==> flow/design.v <==
module pointwise_weight_regs #(
    parameter DATA_W   = 8,
    parameter CIN      = 32,
    parameter COUT     = 64,
    parameter PAR_CIN  = 8,
    parameter PAR_COUT = 8
)(
    input  wire clk,
    input  wire reset,
    input  wire                         wr_en,
    input  wire [$clog2(COUT*CIN)-1:0]  wr_addr,
    input  wire signed [DATA_W-1:0]     wr_data,
    input  wire [$clog2((COUT+PAR_COUT-1)/PAR_COUT)-1:0] cout_blk_idx,
    input  wire [$clog2((CIN +PAR_CIN -1)/PAR_CIN )-1:0] cin_blk_idx,
    output reg  signed [PAR_COUT*PAR_CIN*DATA_W-1:0] weight_vec
);
    localparam NUM_CIN_BLKS  = (CIN  + PAR_CIN  - 1) / PAR_CIN;
    localparam NUM_COUT_BLKS = (COUT + PAR_COUT - 1) / PAR_COUT;
    localparam BLOCK_W       = PAR_COUT * PAR_CIN * DATA_W;
    localparam TOTAL_BLOCKS  = NUM_CIN_BLKS * NUM_COUT_BLKS;
    localparam TOTAL_WEIGHTS = COUT * CIN;
    (* ram_style = "block" *)
    reg signed [BLOCK_W-1:0] weight_mem [0:TOTAL_BLOCKS-1];
    wire [$clog2(COUT)-1:0] wr_cout;
    wire [$clog2(CIN)-1:0]  wr_cin;
    assign wr_cout = wr_addr / CIN;
    assign wr_cin  = wr_addr % CIN;
    wire [$clog2(NUM_COUT_BLKS)-1:0] wr_cout_blk;
    wire [$clog2(NUM_CIN_BLKS)-1:0]  wr_cin_blk;
    assign wr_cout_blk = wr_cout / PAR_COUT;
    assign wr_cin_blk  = wr_cin  / PAR_CIN;
    wire [$clog2(TOTAL_BLOCKS)-1:0] blk_idx;
    assign blk_idx = wr_cout_blk * NUM_CIN_BLKS + wr_cin_blk;
    wire [$clog2(PAR_COUT)-1:0] off_cout;
    wire [$clog2(PAR_CIN)-1:0]  off_cin;
    assign off_cout = wr_cout % PAR_COUT;
    assign off_cin  = wr_cin  % PAR_CIN;
    wire [$clog2(PAR_COUT*PAR_CIN)-1:0] elem_idx;
    assign elem_idx = off_cout * PAR_CIN + off_cin;
    wire [$clog2(BLOCK_W)-1:0] bit_idx;
    assign bit_idx = elem_idx * DATA_W;
    always @(posedge clk) begin
        if (wr_en && (wr_addr < TOTAL_WEIGHTS)) begin
            weight_mem[blk_idx][bit_idx +: DATA_W] <= wr_data;
        end
    end
    always @(posedge clk) begin
        weight_vec <=
            weight_mem[cout_blk_idx * NUM_CIN_BLKS + cin_blk_idx];
    end
endmodule
module pointwise_mac_datapath #(
    parameter DATA_W   = 8,
    parameter ACC_W    = 64,
    parameter PAR_CIN  = 8,    
    parameter PAR_COUT = 8
)(
    input  wire                               clk,
    input  wire                               reset,
    input  wire                               acc_clear,
    input  wire                               acc_enable,
    input  wire signed [PAR_CIN*DATA_W-1:0]   feature_vec,
    input  wire signed [PAR_COUT*PAR_CIN*DATA_W-1:0] weight_vec,
    output wire signed [PAR_COUT*ACC_W-1:0]   acc_out
);
    initial begin
        if (PAR_CIN & (PAR_CIN - 1))
            $error("PAR_CIN must be power of 2.");
    end
    localparam PROD_W   = 2 * DATA_W;
    localparam TREE_LVL = $clog2(PAR_CIN);
    localparam SUM_W    = PROD_W + TREE_LVL;
    localparam LATENCY  = 2 + TREE_LVL;  
    integer g, i;
    reg signed [PAR_CIN*DATA_W-1:0]            feature_vec_r;
    reg signed [PAR_COUT*PAR_CIN*DATA_W-1:0]   weight_vec_r;
    always @(posedge clk) begin
        feature_vec_r <= feature_vec;
        weight_vec_r  <= weight_vec;
    end
    (* use_dsp = "yes" *)
    reg signed [PROD_W-1:0] mult [0:PAR_COUT-1][0:PAR_CIN-1];
    always @(posedge clk) begin
        for (g = 0; g < PAR_COUT; g = g + 1) begin
            for (i = 0; i < PAR_CIN; i = i + 1) begin
                mult[g][i] <=
                    $signed(feature_vec_r[i*DATA_W +: DATA_W]) *
                    $signed(weight_vec_r[(g*PAR_CIN+i)*DATA_W +: DATA_W]);
            end
        end
    end
    reg signed [SUM_W-1:0] tree_lvl 
        [0:PAR_COUT-1][0:TREE_LVL-1][0:PAR_CIN/2-1];
    always @(posedge clk) begin
        for (g = 0; g < PAR_COUT; g = g + 1) begin
            for (i = 0; i < PAR_CIN/2; i = i + 1) begin
                tree_lvl[g][0][i] <=
                    {{(SUM_W-PROD_W){mult[g][2*i][PROD_W-1]}}, mult[g][2*i]} +
                    {{(SUM_W-PROD_W){mult[g][2*i+1][PROD_W-1]}}, mult[g][2*i+1]};
            end
        end
    end
    genvar lvl;
    generate
        for (lvl = 1; lvl < TREE_LVL; lvl = lvl + 1) begin : TREE_GEN
            integer idx;
            always @(posedge clk) begin
                for (g = 0; g < PAR_COUT; g = g + 1) begin
                    for (idx = 0; idx < (PAR_CIN >> (lvl+1)); idx = idx + 1) begin
                        tree_lvl[g][lvl][idx] <=
                            tree_lvl[g][lvl-1][2*idx] +
                            tree_lvl[g][lvl-1][2*idx+1];
                    end
                end
            end
        end
    endgenerate
    wire signed [SUM_W-1:0] cycle_sum [0:PAR_COUT-1];
    genvar gi;
    generate
        for (gi = 0; gi < PAR_COUT; gi = gi + 1) begin : SUM_OUT
            assign cycle_sum[gi] = tree_lvl[gi][TREE_LVL-1][0];
        end
    endgenerate
    reg [LATENCY-1:0] acc_enable_pipe;
    reg [LATENCY-1:0] acc_clear_pipe;
    always @(posedge clk) begin
        if (reset) begin
            acc_enable_pipe <= 0;
            acc_clear_pipe  <= 0;
        end
        else begin
            acc_enable_pipe <= {acc_enable_pipe[LATENCY-2:0], acc_enable};
            acc_clear_pipe  <= {acc_clear_pipe[LATENCY-2:0],  acc_clear};
        end
    end
    wire acc_enable_aligned = acc_enable_pipe[LATENCY-1];
    wire acc_clear_aligned  = acc_clear_pipe[LATENCY-1];
    (* use_dsp = "yes" *)
    reg signed [ACC_W-1:0] acc_reg [0:PAR_COUT-1];
    always @(posedge clk) begin
        if (reset) begin
            for (g = 0; g < PAR_COUT; g = g + 1)
                acc_reg[g] <= 0;
        end
        else if (acc_clear_aligned) begin
            for (g = 0; g < PAR_COUT; g = g + 1)
                acc_reg[g] <= 0;
        end
        else if (acc_enable_aligned) begin
            for (g = 0; g < PAR_COUT; g = g + 1)
                acc_reg[g] <= acc_reg[g] + cycle_sum[g];
        end
    end
    generate
        for (gi = 0; gi < PAR_COUT; gi = gi + 1) begin : OUT_PACK
            assign acc_out[gi*ACC_W +: ACC_W] = acc_reg[gi];
        end
    endgenerate
endmodule
module pointwise_conv1x1_fsm_axis #(
    parameter DATA_W   = 8,
    parameter ACC_W    = 64,
    parameter CIN      = 32,
    parameter COUT     = 64,
    parameter PAR_CIN  = 8,
    parameter PAR_COUT = 8,
    parameter MAC_LATENCY = 5
)(
    input  wire clk,
    input  wire reset,
    input  wire s_axis_tvalid,
    output wire s_axis_tready,
    output wire m_axis_tvalid,
    input  wire m_axis_tready,
    input  wire signed [CIN*DATA_W-1:0] feature_vec,
    input  wire signed [PAR_COUT*ACC_W-1:0] acc_out,
    output reg  acc_clear,
    output reg  acc_enable,
    output reg signed [COUT*DATA_W-1:0] out_vec,
    output reg signed [CIN*DATA_W-1:0] feature_reg,
    output reg [$clog2((CIN+PAR_CIN-1)/PAR_CIN)-1:0]   cin_blk_idx,
    output reg [$clog2((COUT+PAR_COUT-1)/PAR_COUT)-1:0] cout_blk_idx,
    output reg o_intr
);
    localparam NUM_CIN_ITER  = (CIN  + PAR_CIN  - 1) / PAR_CIN;
    localparam NUM_COUT_ITER = (COUT + PAR_COUT - 1) / PAR_COUT;
    localparam IDLE      = 3'd0,
               LOAD      = 3'd1,
               ACCUM     = 3'd2,
               WAIT_PIPE = 3'd3,
               STORE     = 3'd4,
               DONE      = 3'd5;
    reg [2:0] state, next_state;
    reg [$clog2(NUM_CIN_ITER)-1:0]  cin_cnt;
    reg [$clog2(NUM_COUT_ITER)-1:0] cout_cnt;
    reg [$clog2(MAC_LATENCY)-1:0]   pipe_cnt;
    always @(posedge clk)
        if (reset)
            state <= IDLE;
        else
            state <= next_state;
    always @(*) begin
        next_state = state;
        case (state)
            IDLE:
                if (s_axis_tvalid)
                    next_state = LOAD;
            LOAD:
                next_state = ACCUM;
            ACCUM:
                if (cin_cnt == NUM_CIN_ITER-1)
                    next_state = WAIT_PIPE;
            WAIT_PIPE:
                if (pipe_cnt == MAC_LATENCY-1)
                    next_state = STORE;
            STORE:
                if (cout_cnt == NUM_COUT_ITER-1)
                    next_state = DONE;
                else
                    next_state = LOAD;
            DONE:
                if (m_axis_tready)
                    next_state = IDLE;
        endcase
    end
    function automatic signed [DATA_W-1:0] saturate;
        input signed [ACC_W-1:0] val;
        begin
            if (val > 127)
                saturate = 127;
            else if (val < -128)
                saturate = -128;
            else
                saturate = val[DATA_W-1:0];
        end
    endfunction
    integer g;
    always @(posedge clk) begin
        if (reset) begin
            cin_cnt      <= 0;
            cout_cnt     <= 0;
            pipe_cnt     <= 0;
            cin_blk_idx  <= 0;
            cout_blk_idx <= 0;
            acc_enable   <= 0;
            acc_clear    <= 0;
            out_vec      <= 0;
            feature_reg  <= 0;
            o_intr       <= 0;
        end
        else begin
            acc_enable <= 0;
            acc_clear  <= 0;
            o_intr     <= 0;
            if (state == ACCUM && next_state == WAIT_PIPE)
                pipe_cnt <= 0;
            else if (state == WAIT_PIPE)
                pipe_cnt <= pipe_cnt + 1;
            case (state)
                IDLE:
                begin
                    cin_cnt  <= 0;
                    cout_cnt <= 0;
                    if (s_axis_tvalid)
                        feature_reg <= feature_vec;   
                end
                LOAD:
                begin
                    cin_cnt      <= 0;
                    cin_blk_idx  <= 0;
                    cout_blk_idx <= cout_cnt;
                    acc_clear    <= 1;
                end
                ACCUM:
                begin
                    acc_enable  <= 1;
                    cin_blk_idx <= cin_cnt + 1;
                    if (cin_cnt != NUM_CIN_ITER-1)
                        cin_cnt <= cin_cnt + 1;
                end
                WAIT_PIPE:
                begin
                end
                STORE:
                begin
                    for (g = 0; g < PAR_COUT; g = g + 1)
                        if ((cout_cnt*PAR_COUT + g) < COUT)
                            out_vec[(cout_cnt*PAR_COUT + g)*DATA_W +: DATA_W]
                                <= saturate(acc_out[g*ACC_W +: ACC_W]);
                    if (cout_cnt != NUM_COUT_ITER-1)
                        cout_cnt <= cout_cnt + 1;
                end
                DONE:
                begin
                    o_intr <= 1;
                end
            endcase
        end
    end
    assign s_axis_tready = (state == IDLE);
    assign m_axis_tvalid = (state == DONE);
endmodule
module pointwise_layer_stream #(
    parameter DATA_W   = 8,
    parameter ACC_W    = 64,
    parameter CIN      = 16,
    parameter COUT     = 16,
    parameter PAR_CIN       = 8,
    parameter PAR_COUT       = 4
)(
    input  wire clk,
    input  wire reset,
    input  wire [CIN*DATA_W-1:0]  s_axis_tdata,
    input  wire                   s_axis_tvalid,
    output wire                   s_axis_tready,
    output wire [COUT*DATA_W-1:0] m_axis_tdata,
    output wire                   m_axis_tvalid,
    input  wire                   m_axis_tready,
    input  wire                         pw_wr_en,
    input  wire [$clog2(COUT*CIN)-1:0]  pw_wr_addr,
    input  wire signed [DATA_W-1:0]     pw_wr_data,
    output wire o_intr
);
    localparam NUM_CIN_ITER  = (CIN  + PAR_CIN  - 1) / PAR_CIN;
    localparam NUM_COUT_ITER = (COUT + PAR_COUT - 1) / PAR_COUT;
    localparam MAC_LATENCY = 3 + $clog2(PAR_CIN);
    wire                                  acc_clear;
    wire                                  acc_enable;
    wire signed [PAR_COUT*ACC_W-1:0]      acc_out;
    wire signed [CIN*DATA_W-1:0]          feature_full_reg;
    wire signed [PAR_CIN*DATA_W-1:0]      feature_slice;
    wire signed [PAR_COUT*PAR_CIN*DATA_W-1:0] weight_vec_block;
    wire [$clog2(NUM_CIN_ITER)-1:0]       cin_blk_idx;
    wire [$clog2(NUM_COUT_ITER)-1:0]      cout_blk_idx;
    wire signed [COUT*DATA_W-1:0]         fsm_out_vec;
    wire                                  fsm_m_axis_tvalid;
    pointwise_conv1x1_fsm_axis #(
        .DATA_W       (DATA_W),
        .ACC_W        (ACC_W),
        .CIN          (CIN),
        .COUT         (COUT),
        .PAR_CIN      (PAR_CIN),
        .PAR_COUT     (PAR_COUT),
        .MAC_LATENCY  (MAC_LATENCY)
    ) FSM (
        .clk            (clk),
        .reset          (reset),
        .s_axis_tvalid  (s_axis_tvalid),
        .s_axis_tready  (s_axis_tready),
        .m_axis_tvalid  (fsm_m_axis_tvalid),
        .m_axis_tready  (m_axis_tready),
        .feature_vec    (s_axis_tdata),       
        .acc_out        (acc_out),
        .acc_clear      (acc_clear),
        .acc_enable     (acc_enable),
        .out_vec        (fsm_out_vec),
        .feature_reg    (feature_full_reg),   
        .cin_blk_idx    (cin_blk_idx),
        .cout_blk_idx   (cout_blk_idx),
        .o_intr         (o_intr)
    );
    reg signed [PAR_CIN*DATA_W-1:0] feature_slice_r;
    always @(posedge clk)
        feature_slice_r <=
            feature_full_reg[
                cin_blk_idx * PAR_CIN * DATA_W +: PAR_CIN * DATA_W
            ];
    assign feature_slice = feature_slice_r;
    pointwise_weight_regs #(
        .DATA_W   (DATA_W),
        .CIN      (CIN),
        .COUT     (COUT),
        .PAR_CIN  (PAR_CIN),
        .PAR_COUT (PAR_COUT)
    ) PW_WREGS (
        .clk          (clk),
        .reset        (reset),
        .wr_en        (pw_wr_en),
        .wr_addr      (pw_wr_addr),
        .wr_data      (pw_wr_data),
        .cin_blk_idx  (cin_blk_idx),
        .cout_blk_idx (cout_blk_idx),
        .weight_vec   (weight_vec_block)
    );
    pointwise_mac_datapath #(
        .DATA_W   (DATA_W),
        .ACC_W    (ACC_W),
        .PAR_CIN  (PAR_CIN),
        .PAR_COUT (PAR_COUT)
    ) MAC_DP (
        .clk         (clk),
        .reset       (reset),
        .acc_clear   (acc_clear),
        .acc_enable  (acc_enable),
        .feature_vec (feature_slice),    
        .weight_vec  (weight_vec_block),
        .acc_out     (acc_out)
    );
    assign m_axis_tdata  = fsm_out_vec;
    assign m_axis_tvalid = fsm_m_axis_tvalid;
endmodule
==> flow/run.sh <==
#!/bin/bash
# the make line also repeats each setting of config.mk as NAME=value (left out here)
make -C /OpenROAD-flow-scripts/flow DESIGN_CONFIG=/design/flow/config.mk WORK_HOME=/design/flow/orfs CLKGATE_MAP_FILE= finish
==> flow/config.mk <==
export PLATFORM = sky130hd
export DESIGN_NAME = pointwise_layer_stream
export DESIGN_NICKNAME = pointwise_layer_stream
export VERILOG_FILES = /design/flow/design.v
export SDC_FILE = /design/flow/constraint.sdc
export NUM_CORES = 4
export LEC_CHECK = 0
export CAP_MARGIN = 20
export CORE_MARGIN = 2
export CORE_UTILIZATION = 66
export CTS_CLUSTER_SIZE = 63
export SLEW_MARGIN = 20
==> flow/constraint.sdc <==
create_clock -name core_clock -period 4.43 [get_ports {clk}]
set_input_delay 0.8860 -clock core_clock [delete_from_list [all_inputs] [get_ports {clk}]]
set_output_delay 0.8860 -clock core_clock [all_outputs]
set_load 0.01 [all_outputs]
==> results of run 1 <==
repair_timing:
item	in CTS	in global routing
buffers inserted	17	100
setup endpoints to repair	68	137
gates resized	118	762
gates cloned	3	22
pin swaps	87	531
routing by layer:
| layer | wire [um] | GRT usage (%) | vias up |
|---|---|---|---|
| li1 | - | - | 74000 |
| met1 | 266000 | 48.1 | 79900 |
| met2 | 288000 | 52.3 | 6541 |
| met3 | 61400 | 7.18 | 1190 |
| met4 | 28200 | 12.6 | 34 |
| met5 | 227 | 0 | - |
through the flow:
step           hold WS, ps  setup slack, ps
2_1_floorplan          310             10.1
3_3_place_gp           310             -124
3_5_place_dp           312             -154
4_1_cts                213            -7.86
5_1_grt                257             -290
6_report               277             -106
cell type report:
cell class / instances / area (um^2)
multi-input cells: 13300 / 127000
flip-flops and latches: 4243 / 106000
fillers: 24400 / 88100
repair buffers: 1674 / 15100
clock buffers: 558 / 12000
inverters: 3050 / 11500
well taps: 4837 / 6050
clock inverters: 249 / 2820
diodes: 77 / 193
==> results_dict.tcl, run 1 <==
# metrics dict for downstream scripts
set metrics [dict create \
    swShare_pct 37.8 \
    ff_type "dfxtp_1" \
    topCellsByArea "edfxtp_1 25%, dfxtp_1 18%, fa_1 15%" \
    path_depth 20 \
    comb_cell_power_mw 68.9 \
    io_buffers 279 \
    drc 0 \
    grt_pass1_vias 159000 \
    grt_first_pass_wirelength_um 958000 \
    setup.worst_path.end "MAC_DP.mult[1][14]" \
    ys_ff 4243 \
    finalHoldViolCount 0 \
    placed_cells 27000 \
    vias_per_cell 5.77 \
    reg2reg_depth 20 \
    fmax_mhz 220 \
    yosys_cells 21300 \
    simple_gate_area_share_pct 10.0 \
    finalNetCount 26300 \
    top_cells_by_count "3046 x inv_1, 2195 x dfxtp_1, 2048 x edfxtp_1" \
    cp_top_family "adder cells" \
    path_clk_slew_ps 70 \
    ant_nets 0 \
    synthTopLogicFamily "adder cells" \
    clock_path_buffers 4 \
    combPwrFrac_pct 43.8 \
    path_buffers 5 \
    drt-total-wl_um 644000 \
    crit_required_ps 5310 \
    fp_util_pct 66.2 \
    finalMaxSlewViolations 0 \
    drtIter0Drc 14400 \
    synthToLayoutAreaGrowth_pct 14.9 \
    cts_made_buffers 427 \
    worstPathArrival_ps 5420 \
    grt_overflow 0 \
    cts_tree "yes" \
    final_util_pct 76.1 \
    cts_sinks 4243 \
    synth.avg_cell_area_um2 11.4 \
    max_slew_margin_pct 17.7 \
    rsz0062_at_grt "true" \
    adder_share_pct 23.2 \
    grt_usage_pct 34.1 \
    setup_slack_ps -106 \
    edf_count 2048 \
    r2r_setup_slack_ps -110 \
    p_int_mw 97.7 \
    num_vias 162000 \
    synthArstFlopShare_pct 0 \
    wire_per_inst_um 23.0 \
    tns_ps -373 \
    setup_viol 8 \
    period_minus_slack_ps 4540 \
    worst_pin_slew_ps 1230 \
    path_cells "and2_1, fa_1, inv_1, fa_1, inv_1, fa_1, inv_1, fa_1, inv_1, ha_4, inv_1, o21bai_1, a21oi_1, o21bai_1, a21oi_1, nor2_1, o21ai_1, nand2b_1, a21oi_2, xnor2_2" \
    clock_power_share_pct 24.0 \
    rows 223 \
    hp-start "reset" \
    path_common_cell "inv_1" \
    ys_types 98 \
    synth_area_um2 243000 \
    finalPower_mw 157 \
    crit_slowest_cell "fa_1" \
    finClkSkew_ps 75.5 \
    critPathLaunch "MAC_DP.weight_vec_r[10]" \
    cp_slowest_stage_delay_ps 540 \
    drt-pass1-iter-count 6 \
    die_y_um 611 \
    hold_buffers 0 \
    synth_nets 24900 \
    cp-end-kind "flop" \
    core-area_um2 368000 \
    dieWidth_um 611 \
    pg_seq_mw 50.7 \
    period_used_pct 102 \
    ys_sh_aoi_pct 6.97 \
    power.group.top "combinational logic" \
    so_faults "setup timing" \
    place_area_um2 260000 \
    yosysWarningCount 7 \
    yosys.area_share.xor_xnor_pct 3.86 \
    hpwl_um 485000 \
    critical_path_class "flop to flop" \
    min_path_cells 2 \
    design_area_um2 280000 \
    worstReg2RegEnd "MAC_DP.mult[1][14]" \
    min_to "FSM.out_vec[98]" \
    pg_clk_mw 37.7 \
    ys_area_um2 243000 \
    status "finished with violations" \
    synth_cells 21300 \
    yosysMostFrequentCell "inv_1" \
    pin_count 280 \
    netlist.area_leader.share_pct 25.3 \
    vdd_drop_max_uv 589 \
    worst_skew_pair.late_latency_ps 1040 \
    leakagePower_nw 116 \
    ys_seq_share_pct 43.3 \
    hold_path_class "input port to flop" \
    cp_max_fo 8 \
    htreeDepth 5 \
    r2r-start "MAC_DP.weight_vec_r[10]" \
    synthMuxAreaShare_pct 6.86 \
    synth.largest_area_cell "edfxtp_1" \
    grt_antenna_before_repair 86 \
    gp_congestion 0.948 \
    die-area_um2 374000 \
    cp-start-kind "flop" \
    p_sw_mw 59.5 \
    grt_start_max_net_pins 147 \
    fin_cells 28000 \
    cts_root_buf "clkbuf_16" \
    power-per-cell-area_nw_per_um2 562 \
    warnings 43 \
    cap_viol_max_count 0 \
    p_seq_share_pct 32.2 \
]
==> inputs of run 2 (changes only) <==
CORE_UTILIZATION = 72   (was 66)
CTS_CLUSTER_SIZE = not set   (was 63)
PLACE_DENSITY = 0.36   (was not set)
SETUP_SLACK_MARGIN = 1.14   (was not set)
clock period = 4.55 ns   (was 4.43 ns; I/O delays follow)
==> results_dict.tcl, run 2 <==
# metrics dict for downstream scripts
set metrics [dict create \
    status "finished with violations" \
    so_faults "setup timing" \
    yosys_cells 21300 \
    min_path_cells 0 \
    setup.worst_path.end "MAC_DP.mult[4][14]" \
    synth.largest_area_cell "edfxtp_1" \
    cap_viol_max_count 0 \
    hold_buffers 0 \
    synthToLayoutAreaGrowth_pct 13.9 \
    m1WireLength_um 260000 \
    synth_cells 21300 \
    combPwrFrac_pct 43.5 \
    io_buffers 279 \
    p_int_mw 93.6 \
    synthArstFlopShare_pct 0 \
    fin_cells 27200 \
    critical_path_class "flop to flop" \
    worstReg2RegEnd "MAC_DP.mult[4][14]" \
    wl_met3_um 81400 \
    gp_congestion 0.961 \
    synth_area_um2 243000 \
    clock_power_share_pct 23.9 \
    period_minus_slack_ps 4590 \
    drc 0 \
    placed_cells 26000 \
    hpwl_um 473000 \
    cts_root_buf "clkbuf_16" \
    ys_seq_share_pct 43.3 \
    top_cells_by_count "3046 x inv_1, 2195 x dfxtp_1, 2048 x edfxtp_1" \
    cts_made_buffers 411 \
    r2r_setup_slack_ps -40 \
    cts_tree "yes" \
    grt_start_max_net_pins 183 \
    warnings 43 \
    path_clk_slew_ps 60 \
    ys_types 98 \
    netlist.area_leader.share_pct 25.3 \
    power.group.top "combinational logic" \
    r2r-start "MAC_DP.feature_vec_r[34]" \
    critPathLaunch "MAC_DP.feature_vec_r[34]" \
    wire_per_inst_um 25.3 \
    final_util_pct 82.4 \
    place_area_um2 256000 \
    finClkSkew_ps 111 \
    holdWs_ps 304 \
    finalHoldViolCount 0 \
    yosys.area_share.xor_xnor_pct 3.86 \
    worst_pin_slew_ps 1250 \
    leakagePower_nw 114 \
    max_slew_margin_pct 15.7 \
    vias_per_cell 6.10 \
    top_layer_used "met5" \
    htreeDepth 5 \
    synth_nets 24900 \
    place_ws_ps -32.1 \
    grt_usage_pct 38.6 \
    adder_share_pct 23.2 \
    cp_max_fo 7 \
    drt-pass1-iter-count 8 \
    crit_required_ps 5470 \
    grt_first_pass_wirelength_um 992000 \
    ys_ff 4243 \
    grt_pass1_vias 164000 \
    p_seq_share_pct 32.6 \
    tns_ps -38.6 \
    dieWidth_um 586 \
    yosysWarningCount 7 \
    die-area_um2 343000 \
    cp_slowest_stage_delay_ps 530 \
    min_to "MAC_DP.weight_vec_r[64]" \
    simple_gate_area_share_pct 10.0 \
    rsz0062_at_grt "true" \
    cp-start-kind "flop" \
    comb_cell_power_mw 65.9 \
    ff_type "dfxtp_1" \
    design_area_um2 277000 \
    ys_area_um2 243000 \
    pin_count 280 \
    swShare_pct 38.2 \
    yosysMostFrequentCell "inv_1" \
    worstPathArrival_ps 5510 \
    pg_clk_mw 36.2 \
    power-per-cell-area_nw_per_um2 546 \
    setup_viol 1 \
    cp_top_family "adder cells" \
    ys_sh_aoi_pct 6.97 \
    path_cells "buf_12, buf_12, buf_6, nand2_4, fa_1, fa_1, inv_1, fa_1, inv_1, fa_1, inv_2, ha_4, inv_4, o21ai_2, a21oi_1, o21bai_1, a21oi_1, nor2_1, o21ai_1, nand2b_1, a21oi_2, xnor2_1" \
    core-area_um2 337000 \
    ant_nets 0 \
    vdd_drop_max_uv 469 \
    cts_sinks 4243 \
    num_vias 166000 \
    crit_slowest_cell "fa_1" \
    fp_util_pct 72.3 \
    path_common_cell "fa_1" \
    hp-start "PW_WREGS.weight_vec[64]" \
    die_y_um 586 \
    path_buffers 7 \
    rows 213 \
    drtIter0Drc 17600 \
    grt_overflow 0 \
    finalNetCount 25900 \
    finalMaxSlewViolations 0 \
    pg_seq_mw 49.4 \
    path_depth 22 \
    reg2reg_depth 22 \
    period_used_pct 101 \
    cp-end-kind "flop" \
    finalPower_mw 151 \
    wl_met2_um 307000 \
    clock_path_buffers 4 \
    edf_count 2048 \
    hold_path_class "flop to flop" \
    worst_skew_pair.late_latency_ps 1060 \
    synth.avg_cell_area_um2 11.4 \
    p_sw_mw 57.9 \
    synthTopLogicFamily "adder cells" \
    grt_antenna_before_repair 107 \
    setup_slack_ps -38.6 \
    fmax_mhz 218 \
    drt-total-wl_um 688000 \
    topCellsByArea "edfxtp_1 25%, dfxtp_1 18%, fa_1 15%" \
    synthMuxAreaShare_pct 6.86 \
]
## run 2: timing repair
item / 4_1_cts / 5_1_grt
setup endpoints to repair: 405 / 592
buffers inserted: 135 / 219
gates resized: 200 / 629
cloned: 8 / 28
pin swaps: 112 / 458
## run 2: final cells by class
cell class,instances,area (um^2)
timing repair buffer,1293,12500
multi-input combinational,13300,128000
sequential,4243,106000
tap,4515,5650
antenna,32,80.1
fill,18600,59300
clock inverter,184,2260
clock buffer,590,11900
inverter,3050,11500
## run 2: routing by layer
layer	GRT usage, %	up-vias
met1	53.2	81500
met4	17.8	56
met3	9.71	1947
li1	-	73100
met2	58.3	9492
met5	0	-
==> inputs of run 3 (changes only) <==
ABC_AREA = 0   (was not set)
CELL_PAD_IN_SITES_DETAIL_PLACEMENT = 2   (was not set)
CORE_MARGIN = 10   (was 2)
CORE_UTILIZATION = 54   (was 72)
CTS_CLUSTER_DIAMETER = 390   (was not set)
CTS_CLUSTER_SIZE = 62   (was not set)
MAX_ROUTING_LAYER = met4   (was not set)
MIN_ROUTING_LAYER = met2   (was not set)
PLACE_DENSITY = not set   (was 0.36)
SETUP_SLACK_MARGIN = not set   (was 1.14)
SLEW_MARGIN = 25   (was 20)
TNS_END_PERCENT = 40   (was not set)
clock period = 9.15 ns   (was 4.55 ns; I/O delays follow)
==> results_dict.tcl, run 3 <==
# yosys + openroad results
set metrics [dict create \
    synth.largest_area_cell "edfxtp_1" \
    ys_types 98 \
    gp_congestion 0.956 \
    error_line "Error: detail_place.tcl, 38 bad optional access" \
    simple_gate_area_share_pct 10.0 \
    io_buffers 279 \
    synth.avg_cell_area_um2 11.4 \
    ys_ff 4243 \
    top_cells_by_count "3046 x inv_1, 2195 x dfxtp_1, 2048 x edfxtp_1" \
    ys_area_um2 243000 \
    synth_cells 21300 \
    yosys.area_share.xor_xnor_pct 3.86 \
    pin_count 280 \
    dieWidth_um 691 \
    topCellsByArea "edfxtp_1 25%, dfxtp_1 18%, fa_1 15%" \
    synth_area_um2 243000 \
    yosysWarningCount 7 \
    netlist.area_leader.share_pct 25.3 \
    fp_util_pct 54.2 \
    ys_seq_share_pct 43.3 \
    lastStage "detailed placement (3_5_place_dp)" \
    ys_sh_aoi_pct 6.97 \
    yosys_cells 21300 \
    edf_count 2048 \
    synthMuxAreaShare_pct 6.86 \
    die-area_um2 478000 \
    synth_nets 24900 \
    adder_share_pct 23.2 \
    synthArstFlopShare_pct 0 \
    status "did not finish" \
    die_y_um 691 \
    rows 246 \
    ff_type "dfxtp_1" \
    synthTopLogicFamily "adder cells" \
    core-area_um2 449000 \
    yosysMostFrequentCell "inv_1" \
]
run 3: metrics by stage:
step           worst slack [ps]  hold slack [ps]  total power [mW]
3_3_place_gp               2900              310              54.4
2_1_floorplan              4660              310              45.2
==> inputs of run 4 (changes only) <==
CELL_PAD_IN_SITES_DETAIL_PLACEMENT = 0   (was 2)
CELL_PAD_IN_SITES_GLOBAL_PLACEMENT = 2   (was not set)
CORE_ASPECT_RATIO = 0.8   (was not set)
CORE_MARGIN = 2   (was 10)
CORE_UTILIZATION = 65   (was 54)
CTS_CLUSTER_DIAMETER = 346   (was 390)
CTS_CLUSTER_SIZE = 89   (was 62)
GPL_ROUTABILITY_DRIVEN = 0   (was not set)
GPL_TIMING_DRIVEN = 0   (was not set)
HOLD_SLACK_MARGIN = -0.01   (was not set)
MIN_ROUTING_LAYER = not set   (was met2)
PLACE_DENSITY_LB_ADDON = 0.09   (was not set)
SLEW_MARGIN = 20   (was 25)
TNS_END_PERCENT = 85   (was 40)
clock period = 3.82 ns   (was 9.15 ns; I/O delays follow)
==> results_dict.tcl, run 4 <==
# yosys + openroad results
set metrics [dict create \
    die_y_um 551 \
    ys_seq_share_pct 43.3 \
    yosysMostFrequentCell "inv_1" \
    synthMuxAreaShare_pct 6.86 \
    synthArstFlopShare_pct 0 \
    yosys_cells 21300 \
    ff_type "dfxtp_1" \
    ys_area_um2 243000 \
    synth.largest_area_cell "edfxtp_1" \
    synthTopLogicFamily "adder cells" \
    simple_gate_area_share_pct 10.0 \
    ys_sh_aoi_pct 6.97 \
    synth.avg_cell_area_um2 11.4 \
    netlist.area_leader.share_pct 25.3 \
    ys_ff 4243 \
    synth_area_um2 243000 \
    yosysWarningCount 7 \
    dieWidth_um 688 \
    topCellsByArea "edfxtp_1 25%, dfxtp_1 18%, fa_1 15%" \
    synth_nets 24900 \
    rows 200 \
    status "did not finish" \
    edf_count 2048 \
    die-area_um2 380000 \
    yosys.area_share.xor_xnor_pct 3.86 \
    core-area_um2 372000 \
    fp_util_pct 65.5 \
    top_cells_by_count "3046 x inv_1, 2195 x dfxtp_1, 2048 x edfxtp_1" \
    ys_types 98 \
    lastStage "global placement without I/O (3_1_place_gp_skip_io)" \
    adder_share_pct 23.2 \
    synth_cells 21300 \
    error_line "[ERROR FLW-0024] Place density exceeds 1.0 (current PLACE_DENSITY_LB_ADDON =  0.09). Please check if the value of  PLACE_DENSITY_LB_ADDON is between 0 and 0.99." \
]
==> inputs of run 5 (changes only) <==
CTS_CLUSTER_SIZE = 41   (was 89)
MAX_ROUTING_LAYER = not set   (was met4)
clock period = 9.41 ns   (was 3.82 ns; I/O delays follow)
==> results_dict.tcl, run 5 <==
# yosys + openroad results
set metrics [dict create \
    lastStage "global placement without I/O (3_1_place_gp_skip_io)" \
    synthMuxAreaShare_pct 6.86 \
    yosysMostFrequentCell "inv_1" \
    ff_type "dfxtp_1" \
    error_line "[ERROR FLW-0024] Place density exceeds 1.0 (current PLACE_DENSITY_LB_ADDON =  0.09). Please check if the value of  PLACE_DENSITY_LB_ADDON is between 0 and 0.99." \
    adder_share_pct 23.2 \
    synth_area_um2 243000 \
    synth.largest_area_cell "edfxtp_1" \
    synthArstFlopShare_pct 0 \
    edf_count 2048 \
    yosys.area_share.xor_xnor_pct 3.86 \
    status "did not finish" \
    synth_nets 24900 \
    fp_util_pct 65.5 \
    core-area_um2 372000 \
    topCellsByArea "edfxtp_1 25%, dfxtp_1 18%, fa_1 15%" \
    ys_sh_aoi_pct 6.97 \
    rows 200 \
    synthTopLogicFamily "adder cells" \
    top_cells_by_count "3046 x inv_1, 2195 x dfxtp_1, 2048 x edfxtp_1" \
    ys_types 98 \
    synth_cells 21300 \
    die-area_um2 380000 \
    yosys_cells 21300 \
    synth.avg_cell_area_um2 11.4 \
    ys_ff 4243 \
    ys_area_um2 243000 \
    ys_seq_share_pct 43.3 \
    simple_gate_area_share_pct 10.0 \
    netlist.area_leader.share_pct 25.3 \
    die_y_um 551 \
    yosysWarningCount 7 \
    dieWidth_um 688 \
]
==> inputs of run 6 (changes only) <==
ABC_AREA = not set   (was 0)
CELL_PAD_IN_SITES_DETAIL_PLACEMENT = not set   (was 0)
CELL_PAD_IN_SITES_GLOBAL_PLACEMENT = not set   (was 2)
CORE_ASPECT_RATIO = not set   (was 0.8)
CORE_UTILIZATION = 72   (was 65)
CTS_CLUSTER_DIAMETER = not set   (was 346)
CTS_CLUSTER_SIZE = 63   (was 41)
GPL_ROUTABILITY_DRIVEN = not set   (was 0)
GPL_TIMING_DRIVEN = not set   (was 0)
HOLD_SLACK_MARGIN = not set   (was -0.01)
PLACE_DENSITY = 0.67   (was not set)
PLACE_DENSITY_LB_ADDON = not set   (was 0.09)
SETUP_SLACK_MARGIN = 1.11   (was not set)
TNS_END_PERCENT = not set   (was 85)
clock period = 4.43 ns   (was 9.41 ns; I/O delays follow)
==> results_dict.tcl, run 6 <==
# metrics dict for downstream scripts
set metrics [dict create \
    clock_path_buffers 4 \
    die-area_um2 343000 \
    ys_seq_share_pct 43.3 \
    synthMuxAreaShare_pct 6.86 \
    critical_path_class "flop to flop" \
    grt_first_pass_wirelength_um 1010000 \
    warnings 51 \
    ys_ff 4243 \
    min_to "FSM.out_vec[39]" \
    cts_made_buffers 415 \
    finalMaxSlewViolations 0 \
    comb_cell_power_mw 72.5 \
    cts_sinks 4243 \
    cap_viol_max_count 0 \
    pg_seq_mw 50.7 \
    finalPower_mw 160 \
    finalNetCount 26300 \
    min_path_cells 2 \
    grtUsageMet1_pct 53.6 \
    so_faults "setup timing" \
    synthToLayoutAreaGrowth_pct 15.9 \
    power-per-cell-area_nw_per_um2 568 \
    p_int_mw 98.7 \
    rsz0062_at_grt "true" \
    hpwl_um 478000 \
    setup.worst_path.end "MAC_DP.mult[5][14]" \
    status "finished with violations" \
    worstPathArrival_ps 5570 \
    cp_max_fo 8 \
    synthArstFlopShare_pct 0 \
    worst_skew_pair.late_latency_ps 1040 \
    drtIter0Drc 18000 \
    top_cells_by_count "3046 x inv_1, 2195 x dfxtp_1, 2048 x edfxtp_1" \
    leakagePower_nw 116 \
    crit_slowest_cell "fa_1" \
    ff_type "dfxtp_1" \
    cts_root_buf "clkbuf_16" \
    yosysWarningCount 7 \
    finClkSkew_ps 95.2 \
    yosys_cells 21300 \
    num_vias 169000 \
    synth_area_um2 243000 \
    cp-start-kind "flop" \
    core-area_um2 337000 \
    p_seq_share_pct 31.6 \
    grt_util_met2_pct 60.3 \
    path_depth 19 \
    fp_util_pct 72.3 \
    pin_count 280 \
    gp_congestion 0.959 \
    tns_ps -1220 \
    cts_tree "yes" \
    reg2reg_depth 19 \
    period_used_pct 104 \
    worst_pin_slew_ps 1210 \
    drt-pass1-iter-count 7 \
    grt_pass1_vias 167000 \
    rows 213 \
    synth_nets 24900 \
    clock_power_share_pct 23.2 \
    hp-start "reset" \
    adder_share_pct 23.2 \
    critPathLaunch "MAC_DP.feature_vec_r[46]" \
    fmax_mhz 217 \
    fillers 17700 \
    combPwrFrac_pct 45.2 \
    cp-end-kind "flop" \
    grt_overflow 0 \
    grt_antenna_before_repair 139 \
    ys_types 98 \
    worstReg2RegEnd "MAC_DP.mult[5][14]" \
    crit_required_ps 5390 \
    regArea_um2 106000 \
    dieWidth_um 586 \
    synth.avg_cell_area_um2 11.4 \
    vdd_drop_max_uv 578 \
    grt_busiest_layer "met2" \
    netlist.area_leader.share_pct 25.3 \
    r2r_setup_slack_ps -170 \
    cp_slowest_stage_delay_ps 550 \
    io_buffers 279 \
    drt-total-wl_um 700000 \
    logic_area_um2 129000 \
    htreeDepth 5 \
    r2r-start "MAC_DP.feature_vec_r[46]" \
    max_slew_margin_pct 18.8 \
    grt_usage_pct 39.6 \
    synthTopLogicFamily "adder cells" \
    hold_buffers 0 \
    pg_clk_mw 37.1 \
    drc 0 \
    yosys.area_share.xor_xnor_pct 3.86 \
    use_met3_pct 9.60 \
    swShare_pct 38.4 \
    p_sw_mw 61.6 \
    period_minus_slack_ps 4600 \
    yosysMostFrequentCell "inv_1" \
    hold_path_class "input port to flop" \
    path_cells "buf_8, buf_12, and2_1, ha_1, fa_1, inv_1, fa_1, fa_1, inv_1, ha_4, a21oi_2, o21bai_1, a21o_1, a21o_1, a21oi_2, o21bai_1, a21o_1, a21oi_2, xnor2_1" \
    die_y_um 586 \
    edf_count 2048 \
    power.group.top "combinational logic" \
    synth.largest_area_cell "edfxtp_1" \
    simple_gate_area_share_pct 10.0 \
    setup_slack_ps -173 \
    topCellsByArea "edfxtp_1 25%, dfxtp_1 18%, fa_1 15%" \
    setup_viol 23 \
    ant_nets 0 \
    finalHoldViolCount 0 \
    ys_sh_aoi_pct 6.97 \
    path_buffers 4 \
    grt_start_max_net_pins 156 \
    path_clk_slew_ps 70 \
    synth_cells 21300 \
    wire_per_inst_um 25.3 \
    ys_area_um2 243000 \
    vias_per_cell 6.11 \
    cp_top_family "adder cells" \
]
==> run 6: metrics by stage <==
stage | util (%) | hold slack (ps) | setup slack [ps] | std cells | cell area [um^2]
after global routing | 83.8 | 260 | -232 | 27600 | 282000
final | 83.8 | 275 | -173 | 27600 | 282000
after detailed placement | 76.7 | 312 | -120 | 26300 | 258000
after CTS | 81.8 | 214 | 2.95 | 27300 | 275000
after floorplan | - | 310 | 264 | 21300 | 245000
after global placement | 76.7 | 310 | 18.7 | 26300 | 258000
==> run 6: repair_timing <==
item                       4_1_cts  5_1_grt
gates resized                  317     1057
buffers inserted               188      242
cloned                          18       18
pin swaps                      225      591
setup endpoints to repair      463      619
==> run 6: routing by layer <==
| layer | vias to the layer above | routed length (um) |
|---|---|---|
| met1 | 82900 | 262000 |
| met4 | 44 | 42400 |
| met5 | - | 285 |
| met2 | 9881 | 314000 |
| li1 | 73900 | - |
| met3 | 2270 | 81000 |
==> run 6: area by class of cell <==
cell class	instances	share of cell area, %
timing repair buffer	1649	5.51
antenna	70	0.0621
inverter	3050	4.07
clock buffer	575	4.17
sequential	4243	37.5
multi-input combinational	13300	45.8
tap	4515	2.00
clock inverter	198	0.839
==> inputs of run 7 (changes only) <==
CELL_PAD_IN_SITES_DETAIL_PLACEMENT = 2   (was not set)
CELL_PAD_IN_SITES_GLOBAL_PLACEMENT = 2   (was not set)
CORE_UTILIZATION = 40   (was 72)
CTS_CLUSTER_SIZE = not set   (was 63)
PLACE_DENSITY = not set   (was 0.67)
SETUP_SLACK_MARGIN = not set   (was 1.11)
clock period = 10.0 ns   (was 4.43 ns; I/O delays follow)
==> results_dict.tcl, run 7 <==
# metrics dict for downstream scripts
set metrics [dict create \
    status "no timing/DRC/antenna violations" \
    yosysWarningCount 7 \
    power-per-cell-area_nw_per_um2 258 \
    reg2reg_depth 17 \
    ant_nets 0 \
    yosys.area_share.xor_xnor_pct 3.86 \
    fp_util_pct 40.1 \
    grt_first_pass_wirelength_um 1180000 \
    topCellsByArea "edfxtp_1 25%, dfxtp_1 18%, fa_1 15%" \
    post_cts_resized 0 \
    rsz0062_at_grt "false" \
    synth.largest_area_cell "edfxtp_1" \
    netlist.area_leader.share_pct 25.3 \
    die-area_um2 615000 \
    synthTopLogicFamily "adder cells" \
    finalNetCount 25100 \
    regArea_um2 105000 \
    grt_antenna_before_repair 187 \
    max_slew_margin_pct 10.6 \
    cts_sinks 4243 \
    setup.worst_path.end "MAC_DP.mult[20][11]" \
    ys_ff 4243 \
    p_sw_mw 27.4 \
    fillers 61300 \
    final_util_pct 44.8 \
    drc 0 \
    fin_cells 30100 \
    worstPathArrival_ps 6010 \
    clock_power_share_pct 26.5 \
    leakagePower_nw 110 \
    place_area_um2 255000 \
    worst_pin_slew_ps 1330 \
    path_clk_slew_ps 60 \
    core-area_um2 607000 \
    pg_seq_mw 22.5 \
    crit_slowest_cell "xnor2_1" \
    pin_count 280 \
    r2r_setup_slack_ps 4790 \
    synth.avg_cell_area_um2 11.4 \
    grt_pass1_vias 173000 \
    path_buffers 6 \
    finalHoldViolCount 0 \
    cp_top_family "adder cells" \
    pg_clk_mw 18.6 \
    r2r-start "MAC_DP.feature_vec_r[38]" \
    yosys_cells 21300 \
    ff_type "dfxtp_1" \
    fmax_mhz 192 \
    worstReg2RegEnd "MAC_DP.mult[20][11]" \
    setup_viol 0 \
    hold_path_class "flop to flop" \
    warnings 49 \
    post_cts_buffers 0 \
    yosysMostFrequentCell "inv_1" \
    drt-pass1-iter-count 5 \
    drtIter0Drc 8535 \
    top_cells_by_count "3046 x inv_1, 2195 x dfxtp_1, 2048 x edfxtp_1" \
    grt_usage_pct 25.8 \
    power.group.top "combinational logic" \
    period_used_pct 52.1 \
    synth_nets 24900 \
    wire_per_inst_um 26.5 \
    path_common_cell "inv_1" \
    cts_made_buffers 475 \
    finalMaxSlewViolations 0 \
    synth_cells 21300 \
    cts_root_buf "clkbuf_16" \
    finalPower_mw 70.2 \
    min_to "MAC_DP.feature_vec_r[27]" \
    vdd_drop_max_uv 207 \
    synth_area_um2 243000 \
    cp_max_fo 32 \
    htreeDepth 5 \
    synthMuxAreaShare_pct 6.86 \
    gp_congestion 0.809 \
    path_depth 17 \
    ys_seq_share_pct 43.3 \
    simple_gate_area_share_pct 10.0 \
    design_area_um2 272000 \
    io_buffers 279 \
    clock_path_buffers 4 \
    cap_viol_max_count 0 \
    path_cells "buf_4, and2_1, fa_1, inv_1, fa_1, inv_1, fa_1, inv_1, fa_1, inv_1, ha_1, inv_1, o21bai_1, a21oi_1, o21bai_1, a21oi_1, xnor2_1" \
    grt_overflow 0 \
    ys_area_um2 243000 \
    cts_tree "yes" \
    rows 286 \
    combPwrFrac_pct 41.5 \
    critical_path_class "flop to flop" \
    vias_per_cell 5.24 \
    finClkSkew_ps 91.6 \
    logic_area_um2 124000 \
    min_path_cells 0 \
    hpwl_um 606000 \
    cp_slowest_stage_delay_ps 960 \
    cp-start-kind "flop" \
    p_int_mw 42.7 \
    num_vias 158000 \
    placed_cells 29100 \
    hp-start "feature_slice_r[27]" \
    period_minus_slack_ps 5210 \
    comb_cell_power_mw 29.1 \
    hold_buffers 0 \
    drt-total-wl_um 797000 \
    edf_count 2048 \
    synthToLayoutAreaGrowth_pct 11.7 \
    swShare_pct 39.1 \
    worst_skew_pair.late_latency_ps 1080 \
    die_y_um 784 \
    ys_sh_aoi_pct 6.97 \
    grt_start_max_net_pins 130 \
    cp-end-kind "flop" \
    tns_ps 0 \
    adder_share_pct 23.2 \
    crit_required_ps 10800 \
    critPathLaunch "MAC_DP.feature_vec_r[38]" \
    ys_types 98 \
    synthArstFlopShare_pct 0 \
    dieWidth_um 784 \
    p_seq_share_pct 32.1 \
]
==> run 7: cell type report <==
type / instances / share of cell area, %
multi-input cells: 13300 / 45.7
flip-flops and latches: 4243 / 38.8
clock buffers: 632 / 4.90
inverters: 3050 / 4.21
well taps: 8064 / 3.71
repair buffers: 437 / 1.50
clock inverters: 261 / 1.18
diodes: 64 / 0.0589
==> run 7: through the flow <==
stage	worst slack (ps)	hold WS, ps
2_1_floorplan	5510	310
3_3_place_gp	4110	310
3_5_place_dp	3900	313
4_1_cts	4830	315
5_1_grt	4430	328
6_report	4790	319
==> run 7: per-layer routing <==
layer	global-route usage, %	vias up	share of wire (%)
met5	0	-	0.026
met4	6.52	30	2.8
met3	3.00	921	4.4
met2	40.8	3036	45
met1	37.6	82100	48
li1	-	71500	-
==> inputs of run 8 (changes only) <==
CELL_PAD_IN_SITES_DETAIL_PLACEMENT = not set   (was 2)
CELL_PAD_IN_SITES_GLOBAL_PLACEMENT = not set   (was 2)
CORE_UTILIZATION = 72   (was 40)
SETUP_SLACK_MARGIN = 0.86   (was not set)
clock period = 2.96 ns   (was 10.0 ns; I/O delays follow)
==> results_dict.tcl, run 8 <==
# yosys + openroad results
set metrics [dict create \
    adder_share_pct 23.2 \
    synthArstFlopShare_pct 0 \
    yosysWarningCount 7 \
    synth_nets 24900 \
    gp_congestion 0.972 \
    hpwl_um 519000 \
    status "did not finish" \
    edf_count 2048 \
    top_cells_by_count "3046 x inv_1, 2195 x dfxtp_1, 2048 x edfxtp_1" \
    die-area_um2 343000 \
    ys_seq_share_pct 43.3 \
    yosysMostFrequentCell "inv_1" \
    yosys_cells 21300 \
    netlist.area_leader.share_pct 25.3 \
    cts_root_buf "clkbuf_16" \
    fp_util_pct 72.3 \
    place_ws_ps -1570 \
    synth.avg_cell_area_um2 11.4 \
    ff_type "dfxtp_1" \
    clock_path_buffers 4 \
    core-area_um2 337000 \
    synth_area_um2 243000 \
    lastStage "global routing (5_1_grt)" \
    simple_gate_area_share_pct 10.0 \
    cts_sinks 4243 \
    rows 213 \
    synthMuxAreaShare_pct 6.86 \
    die_y_um 586 \
    ys_ff 4243 \
    htreeDepth 5 \
    yosys.area_share.xor_xnor_pct 3.86 \
    io_buffers 279 \
    cts_made_buffers 412 \
    ys_sh_aoi_pct 6.97 \
    synth.largest_area_cell "edfxtp_1" \
    topCellsByArea "edfxtp_1 25%, dfxtp_1 18%, fa_1 15%" \
    synthTopLogicFamily "adder cells" \
    ys_area_um2 243000 \
    pin_count 280 \
    dieWidth_um 586 \
    ys_types 98 \
    synth_cells 21300 \
]
-- run 8: metrics by stage --
step | cells | area [um^2] | utilization [%] | hold WS, ps | TNS [ps]
floorplan | 21300 | 246000 | - | 310 | -238020
global placement | 28900 | 279000 | 82.8 | 310 | -410140
detailed placement | 28900 | 279000 | 82.8 | 312 | -531320
CTS | 29800 | 296000 | 87.8 | 84.6 | -424120
-- run 8: repair_timing --
| action | in CTS |
|---|---|
| endpoints found under the hold margin | 32 |
| resized | 303 |
| cloned | 15 |
| setup endpoints to repair | 2073 |
| setup buffers | 153 |
| pin swaps | 194 |
| hold buffers | 1 |
==> inputs of run 9 (changes only) <==
CORE_ASPECT_RATIO = 1.25   (was not set)
CORE_UTILIZATION = 45   (was 72)
CTS_CLUSTER_DIAMETER = 25   (was not set)
CTS_CLUSTER_SIZE = 38   (was not set)
GPL_ROUTABILITY_DRIVEN = 0   (was not set)
GPL_TIMING_DRIVEN = 0   (was not set)
HOLD_SLACK_MARGIN = 0.16   (was not set)
PLACE_DENSITY_LB_ADDON = 0.23   (was not set)
SETUP_SLACK_MARGIN = 2.68   (was 0.86)
clock period = 10.0 ns   (was 2.96 ns; I/O delays follow)
==> results_dict.tcl, run 9 <==
# metrics dict for downstream scripts
set metrics [dict create \
    ant_nets 0 \
    cp-start-kind "flop" \
    yosys.area_share.xor_xnor_pct 3.86 \
    crit_slowest_cell "xnor2_1" \
    pg_seq_mw 22.5 \
    period_used_pct 61.0 \
    rsz0062_at_grt "false" \
    cap_viol_max_count 0 \
    die-area_um2 547000 \
    clock_path_buffers 4 \
    cp-end-kind "flop" \
    drc 0 \
    finClkSkew_ps 96.6 \
    status "no timing/DRC/antenna violations" \
    cp_top_family "adder cells" \
    critical_path_class "flop to flop" \
    power.group.top "clock" \
    ys_types 98 \
    simple_gate_area_share_pct 10.0 \
    fmax_mhz 164 \
    grt_antenna_before_repair 143 \
    top_cells_by_count "3046 x inv_1, 2195 x dfxtp_1, 2048 x edfxtp_1" \
    r2r_setup_slack_ps 3900 \
    grt_first_pass_wirelength_um 1070000 \
    post_cts_buffers 0 \
    grt_usage_pct 26.7 \
    ys_ff 4243 \
    cp_slowest_stage_delay_ps 840 \
    finalNetCount 26100 \
    cts_tree "yes" \
    fillers 46300 \
    synthTopLogicFamily "adder cells" \
    min_to "MAC_DP.weight_vec_r[170]" \
    path_depth 19 \
    ys_area_um2 243000 \
    vdd_drop_max_uv 223 \
    grt_pass1_vias 166000 \
    yosysMostFrequentCell "inv_1" \
    synth_cells 21300 \
    num_vias 162000 \
    hpwl_um 580000 \
    hp-start "PW_WREGS.weight_vec[170]" \
    comb_cell_power_mw 28.0 \
    die_y_um 826 \
    synthToLayoutAreaGrowth_pct 18.1 \
    pg_clk_mw 29.7 \
    topCellsByArea "edfxtp_1 25%, dfxtp_1 18%, fa_1 15%" \
    reg2reg_depth 19 \
    dieWidth_um 662 \
    synth_nets 24900 \
    grt_start_max_net_pins 34 \
    synthArstFlopShare_pct 0 \
    p_int_mw 51.3 \
    path_clk_slew_ps 50 \
    fp_util_pct 45.1 \
    warnings 30 \
    r2r-start "MAC_DP.feature_vec_r[59]" \
    synthMuxAreaShare_pct 6.86 \
    path_cells "clkbuf_1, nand2_1, fa_1, inv_1, fa_1, inv_1, fa_1, fa_1, inv_1, ha_1, a21oi_1, o21bai_1, a21oi_1, o21bai_1, a21oi_1, o21bai_1, a21oi_1, o21ai_0, xnor2_1" \
    setup_viol 0 \
    grt_overflow 0 \
    core-area_um2 540000 \
    final_util_pct 53.3 \
    clock_power_share_pct 37.0 \
    htreeDepth 6 \
    tns_ps 0 \
    ys_seq_share_pct 43.3 \
    synth.largest_area_cell "edfxtp_1" \
    pin_count 280 \
    yosys_cells 21300 \
    drt-pass1-iter-count 8 \
    finalHoldViolCount 0 \
    p_sw_mw 28.9 \
    netlist.area_leader.share_pct 25.3 \
    finalMaxSlewViolations 0 \
    drt-total-wl_um 736000 \
    swShare_pct 36.0 \
    cts_root_buf "clkbuf_16" \
    ys_sh_aoi_pct 6.97 \
    wire_per_inst_um 24.1 \
    combPwrFrac_pct 34.9 \
    min_path_cells 0 \
    leakagePower_nw 117 \
    hold_path_class "flop to flop" \
    cp_max_fo 10 \
    critPathLaunch "MAC_DP.feature_vec_r[59]" \
    max_slew_margin_pct 8.20 \
    ff_type "dfxtp_1" \
    worst_skew_pair.late_latency_ps 1170 \
    worst_pin_slew_ps 1370 \
    crit_required_ps 10910 \
    period_minus_slack_ps 6100 \
    p_seq_share_pct 28.1 \
    adder_share_pct 23.2 \
    cts_made_buffers 871 \
    post_cts_resized 0 \
    cts_sinks 4243 \
    path_buffers 4 \
    worstReg2RegEnd "MAC_DP.mult[15][15]" \
    power-per-cell-area_nw_per_um2 279 \
    synth_area_um2 243000 \
    io_buffers 278 \
    vias_per_cell 5.31 \
    worstPathArrival_ps 7010 \
    drtIter0Drc 12200 \
    hold_buffers 0 \
    edf_count 2048 \
    synth.avg_cell_area_um2 11.4 \
    rows 302 \
    yosysWarningCount 7 \
    setup.worst_path.end "MAC_DP.mult[15][15]" \
]
==> run 9: final cells by class <==
cell class | instances | area [um^2] | area share, %
repair buffers | 315 | 3560 | 1.24
well taps | 7144 | 8940 | 3.11
flip-flops and latches | 4243 | 105000 | 36.7
plain buffers | 680 | 2750 | 0.957
inverters | 3050 | 11400 | 3.98
multi-input cells | 13300 | 124000 | 43.2
clock inverters | 622 | 7610 | 2.65
clock buffers | 1025 | 23300 | 8.11
diodes | 142 | 355 | 0.124
==> run 9: per-stage QoR <==
step | instances | setup slack, ps | hold slack (ps) | power (mW) | area [um^2]
final | 30600 | 3900 | 263 | 80.2 | 288000
after global routing | 30500 | 3710 | 287 | 84.5 | 287000
after CTS | 30400 | 3970 | 286 | 80.4 | 287000
after detailed placement | 28800 | 3480 | 312 | 50.6 | 256000
after global placement | 28700 | 3120 | 311 | 50.3 | 255000
after floorplan | 21300 | 5510 | 310 | 41.4 | 243000
==> run 9: routing by layer <==
metal / part of all wire [%] / GRT usage, %
met1: 39 / 32.3
met2: 48 / 44.4
met3: 5.9 / 4.18
met4: 7.2 / 17.3
met5: 0.043 / 0
==> inputs of run 10 (changes only) <==
CORE_ASPECT_RATIO = 1.35   (was 1.25)
CORE_MARGIN = 6   (was 2)
CORE_UTILIZATION = 16   (was 45)
CTS_CLUSTER_DIAMETER = not set   (was 25)
CTS_CLUSTER_SIZE = not set   (was 38)
GPL_ROUTABILITY_DRIVEN = 1   (was 0)
GPL_TIMING_DRIVEN = not set   (was 0)
HOLD_SLACK_MARGIN = not set   (was 0.16)
PLACE_DENSITY = 0.74   (was not set)
PLACE_DENSITY_LB_ADDON = not set   (was 0.23)
SETUP_SLACK_MARGIN = 0.46   (was 2.68)
SLEW_MARGIN = 30   (was 20)
TNS_END_PERCENT = 85   (was not set)
clock period = 6.04 ns   (was 10.0 ns; I/O delays follow)
==> results_dict.tcl, run 10 <==
# metrics dict for downstream scripts
set metrics [dict create \
    setup_viol 0 \
    tns_ps 0 \
    swShare_pct 38.4 \
    critical_path_class "flop to flop" \
    synth.avg_cell_area_um2 11.4 \
    path_cells "buf_4, and2_1, ha_1, fa_1, inv_1, fa_1, fa_1, inv_1, ha_1, a21oi_1, o21bai_1, a21oi_1, o21bai_1, a21oi_1, o21bai_1, a21oi_1, o21ai_0, xnor2_1" \
    hold_buffers 0 \
    ys_types 98 \
    crit_required_ps 7090 \
    drc 0 \
    worstPathArrival_ps 6210 \
    post_cts_resized 0 \
    htreeDepth 5 \
    warnings 47 \
    grt_first_pass_wirelength_um 991000 \
    path_clk_slew_ps 60 \
    grt_usage_pct 8.27 \
    clock_path_buffers 5 \
    synthMuxAreaShare_pct 6.86 \
    core-area_um2 1520000 \
    simple_gate_area_share_pct 10.0 \
    hold_path_class "flop to flop" \
    reg2reg_depth 18 \
    drt-total-wl_um 665000 \
    cp-end-kind "flop" \
    ys_ff 4243 \
    ys_seq_share_pct 43.3 \
    cts_made_buffers 421 \
    power.group.top "combinational logic" \
    power-per-cell-area_nw_per_um2 386 \
    ys_sh_aoi_pct 6.97 \
    setup.worst_path.end "MAC_DP.mult[31][15]" \
    grt_start_max_net_pins 130 \
    min_path_cells 0 \
    path_buffers 3 \
    clock_power_share_pct 25.0 \
    r2r-start "MAC_DP.feature_vec_r[61]" \
    path_depth 18 \
    pg_clk_mw 27.7 \
    synthToLayoutAreaGrowth_pct 17.8 \
    combPwrFrac_pct 41.4 \
    yosysWarningCount 7 \
    topCellsByArea "edfxtp_1 25%, dfxtp_1 18%, fa_1 15%" \
    cp_max_fo 22 \
    p_int_mw 68.3 \
    cts_tree "yes" \
    vias_per_cell 3.71 \
    status "no timing/DRC/antenna violations" \
    finClkSkew_ps 113 \
    hpwl_um 508000 \
    drt-pass1-iter-count 9 \
    critPathLaunch "MAC_DP.feature_vec_r[61]" \
    synth.largest_area_cell "edfxtp_1" \
    period_used_pct 85.5 \
    top_cells_by_count "3046 x inv_1, 2195 x dfxtp_1, 2048 x edfxtp_1" \
    cts_root_buf "clkbuf_16" \
    ant_nets 0 \
    worstReg2RegEnd "MAC_DP.mult[31][15]" \
    adder_share_pct 23.2 \
    wire_per_inst_um 15.7 \
    die-area_um2 1550000 \
    fp_util_pct 16.0 \
    comb_cell_power_mw 45.9 \
    finalNetCount 25300 \
    ys_area_um2 243000 \
    crit_slowest_cell "dfxtp_1" \
    cp_top_family "adder cells" \
    path_common_cell "a21oi_1" \
    edf_count 2048 \
    finalHoldViolCount 0 \
    design_area_um2 287000 \
    r2r_setup_slack_ps 880 \
    fmax_mhz 194 \
    grt_pass1_vias 162000 \
    netlist.area_leader.share_pct 25.3 \
    num_vias 157000 \
    die_y_um 1450 \
    dieWidth_um 1070 \
    gp_congestion 0.911 \
    finalMaxSlewViolations 0 \
    synth_nets 24900 \
    hp-start "PW_WREGS.weight_vec[145]" \
    cp_slowest_stage_delay_ps 960 \
    cp-start-kind "flop" \
    synth_cells 21300 \
    synthTopLogicFamily "adder cells" \
    io_buffers 279 \
    post_cts_buffers 0 \
    yosys.area_share.xor_xnor_pct 3.86 \
    min_to "MAC_DP.weight_vec_r[145]" \
    p_sw_mw 42.5 \
    pg_seq_mw 37.2 \
    worst_skew_pair.late_latency_ps 1170 \
    leakagePower_nw 110 \
    synth_area_um2 243000 \
    period_minus_slack_ps 5160 \
    worst_pin_slew_ps 1350 \
    ff_type "dfxtp_1" \
    place_area_um2 272000 \
    rsz0062_at_grt "false" \
    pin_count 280 \
    yosysMostFrequentCell "inv_1" \
    yosys_cells 21300 \
    p_seq_share_pct 33.5 \
    max_slew_margin_pct 9.79 \
    vdd_drop_max_uv 384 \
    rows 526 \
    drtIter0Drc 11200 \
    grt_antenna_before_repair 89 \
    cap_viol_max_count 0 \
    synthArstFlopShare_pct 0 \
    grt_overflow 0 \
    cts_sinks 4243 \
]
==> run 10: final cells by class <==
class / instances / area [um^2]
diodes: 118 / 295
well taps: 20100 / 25100
inverters: 3050 / 11400
repair buffers: 639 / 5760
multi-input cells: 13300 / 124000
flip-flops and latches: 4243 / 105000
clock buffers: 517 / 11300
clock inverters: 262 / 3170
fillers: 163000 / 1230000
==> run 10: stage by stage <==
step,hold slack (ps),util (%),total power [mW],setup slack (ps),std cells
6_report,241,18.9,111,876,42200
3_3_place_gp,310,17.9,82.1,872,41300
4_1_cts,240,18.9,111,858,42100
2_1_floorplan,310,-,68.5,1550,21300
5_1_grt,260,18.9,118,509,42200
3_5_place_dp,312,17.9,83.1,847,41300
==> run 10: layer usage <==
metal	GRT usage [%]	routed length, um	vias up
met5	0	208	-
met4	6.38	59200	32
met3	1.55	42600	1795
met2	14.2	319000	5410
met1	8.99	243000	77500
li1	-	-	71900
==> inputs of run 11 (changes only) <==
ABC_AREA = 1   (was not set)
CORE_ASPECT_RATIO = not set   (was 1.35)
CORE_MARGIN = 2   (was 6)
CORE_UTILIZATION = 72   (was 16)
CTS_CLUSTER_SIZE = 100   (was not set)
GPL_ROUTABILITY_DRIVEN = not set   (was 1)
PLACE_DENSITY = 0.39   (was 0.74)
SETUP_SLACK_MARGIN = not set   (was 0.46)
SLEW_MARGIN = 20   (was 30)
TNS_END_PERCENT = not set   (was 85)
clock period = 2.45 ns   (was 6.04 ns; I/O delays follow)
==> results_dict.tcl, run 11 <==
# yosys + openroad results
set metrics [dict create \
    lastStage "global routing (5_1_grt)" \
    status "did not finish" \
    fp_util_pct 72.5 \
    synthArstFlopShare_pct 0 \
    yosysWarningCount 7 \
    top_cells_by_count "5724 x inv_1, 5233 x nand2_1, 3550 x nor2_1" \
    cts_sinks 4243 \
    synthTopLogicFamily "adder cells" \
    die_y_um 605 \
    rows 220 \
    htreeDepth 5 \
    cts_made_buffers 418 \
    synth_area_um2 260000 \
    ys_sh_aoi_pct 9.15 \
    core-area_um2 359000 \
    simple_gate_area_share_pct 15.1 \
    synth_cells 29900 \
    netlist.area_leader.share_pct 23.6 \
    pin_count 280 \
    io_buffers 279 \
    synth_nets 33500 \
    grt_overflow 661 \
    yosysMostFrequentCell "inv_1" \
    ff_type "dfxtp_1" \
    yosys.area_share.xor_xnor_pct 3.54 \
    ys_area_um2 260000 \
    dieWidth_um 605 \
    yosys_cells 29900 \
    ys_types 55 \
    gp_congestion 1.03 \
    error_line "[ERROR GRT-0232] Routing congestion too high. Check the congestion heatmap in the GUI." \
    edf_count 2048 \
    ys_seq_share_pct 40.5 \
    ys_ff 4243 \
    cts_root_buf "clkbuf_16" \
    synth.largest_area_cell "edfxtp_1" \
    hpwl_um 613000 \
    die-area_um2 367000 \
    synthMuxAreaShare_pct 0 \
    adder_share_pct 21.7 \
    synth.avg_cell_area_um2 8.71 \
    grt_usage_pct 67.0 \
    topCellsByArea "edfxtp_1 24%, dfxtp_1 17%, fa_1 14%" \
    clock_path_buffers 4 \
]
-- run 11: metrics by stage --
step	worst slack, ps	instances	cell area, um^2	total power, mW	TNS [ps]
CTS	-1920	37700	310000	403	-527160
floorplan	-1500	29900	265000	236	-388270
detailed placement	-1930	36800	293000	321	-1901340
global placement	-1760	36800	293000	312	-1511610
-- run 11: timing repair --
item / 4_1_cts
setup endpoints to repair: 416
buffers inserted: 129
gates resized: 421
cloned: 2
pin swaps: 189
endpoints found under the hold margin: 18
hold buffers: 1
-- run 11: per-layer routing --
metal  GRT overflow  global-route usage [%]
met1             60                    70.1
met2            282                    85.7
met3             65                    48.4
met4            242                    56.8
met5             12                    34.2
Power is estimated from default activity; no workload was simulated.
